==> trial 51: inputs <==
Design mips_core, start of the top module:
module mips_core (
	input         clk,
	input         rst,           
	output [31:0] imem_addr,     
	input  [31:0] imem_rdata,    
	output [31:0] dmem_addr,     
	output [31:0] dmem_wdata,    
	output        dmem_we,       
	input  [31:0] dmem_rdata,    
	output        halt           
);
clock: 15.8 ns
lec_check: 0
abc_area: 0
cap_margin: 10
cell_pad_in_sites_detail_placement: 2
cell_pad_in_sites_global_placement: 2
core_aspect_ratio: 1.64
core_margin: 10
core_utilization: 72
cts_cluster_diameter: 311
cts_cluster_size: 34
gpl_routability_driven: 0
gpl_timing_driven: 0
hold_slack_margin: 0.21
place_density_lb_addon: 0.15
slew_margin: 35
run.sh (not shown) runs the stock make flow with config.mk's settings and CLKGATE_MAP_FILE=.
==> inputs of trial 58, as changes to trial 51 <==
ABC_AREA = 1   (was 0)
CAP_MARGIN = 20   (was 10)
CELL_PAD_IN_SITES_DETAIL_PLACEMENT = not set   (was 2)
CORE_ASPECT_RATIO = 1.25   (was 1.64)
CORE_MARGIN = 6   (was 10)
CORE_UTILIZATION = 40   (was 72)
CTS_CLUSTER_DIAMETER = not set   (was 311)
CTS_CLUSTER_SIZE = not set   (was 34)
GPL_ROUTABILITY_DRIVEN = not set   (was 0)
HOLD_SLACK_MARGIN = not set   (was 0.21)
MAX_ROUTING_LAYER = met4   (was not set)
PLACE_DENSITY_LB_ADDON = not set   (was 0.15)
SLEW_MARGIN = 20   (was 35)
==> flow/constraint.sdc (replaced) <==
create_clock -name core_clock -period 10.0 [get_ports {clk}]
set_input_delay 2.0000 -clock core_clock [delete_from_list [all_inputs] [get_ports {clk}]]
set_output_delay 2.0000 -clock core_clock [all_outputs]
set_load 0.01 [all_outputs]
==> inputs of trial 96, as changes to trial 51 <==
ABC_AREA = not set   (was 0)
CAP_MARGIN = 20   (was 10)
CELL_PAD_IN_SITES_DETAIL_PLACEMENT = not set   (was 2)
CELL_PAD_IN_SITES_GLOBAL_PLACEMENT = not set   (was 2)
CORE_ASPECT_RATIO = not set   (was 1.64)
CORE_MARGIN = 2   (was 10)
CORE_UTILIZATION = 66   (was 72)
CTS_CLUSTER_DIAMETER = not set   (was 311)
CTS_CLUSTER_SIZE = 50   (was 34)
GPL_ROUTABILITY_DRIVEN = not set   (was 0)
GPL_TIMING_DRIVEN = not set   (was 0)
HOLD_SLACK_MARGIN = not set   (was 0.21)
PLACE_DENSITY_LB_ADDON = not set   (was 0.15)
SETUP_SLACK_MARGIN = -0.31   (was not set)
==> flow/constraint.sdc (replaced) <==
create_clock -name core_clock -period 5.06 [get_ports {clk}]
set_input_delay 1.0120 -clock core_clock [delete_from_list [all_inputs] [get_ports {clk}]]
set_output_delay 1.0120 -clock core_clock [all_outputs]
set_load 0.01 [all_outputs]
==> ci_impl_report.md <==
### Flow metrics

| Metric | Value |
|---|---|
| Status | `complete, no violations` |
| Yosys top cell area share | `42.6%` |
| Synthesized area | `0.0722 sq mm` |
| Syn nets | `7839` |
| Die Size | `0.191 sq mm` |
| Sequential area share after synthesis | `between 50 and 60%` |
| Simple-Gate Fraction of Synth Area | `between 10% and 20%` |
| Init Core Util | `40.5%` |
# the run above: trial 58

==> ci_impl_report.md <==
## Implementation flow summary

| Metric | Value |
|---|---|
| Status | `aborted with a tool error` |
| Failing step | `5_1_grt` |
| Die Size | `0.109 sq mm` |
| Error | `[ERROR GRT-0116] Global routing finished with congestion. Check the congestion regions in the DRC Viewer.` |
# the run above: trial 96

==> ci_impl_report.md <==
## Implementation flow summary

| Metric | Value |
|---|---|
| Failing step | `3_1_place_gp_skip_io` |
| Status | `aborted with a tool error` |
| Simple-Gate Fraction of Synth Area | `5.99%` |
| Syn nets | `4679` |
| Error | `[ERROR FLW-0024] Place density exceeds 1.0 (current PLACE_DENSITY_LB_ADDON =  0.15). Please check if the value of  PLACE_DENSITY_LB_ADDON is between 0 and 0.99.` |
| Sequential area share after synthesis | `57.4%` |
# the run above: trial 51

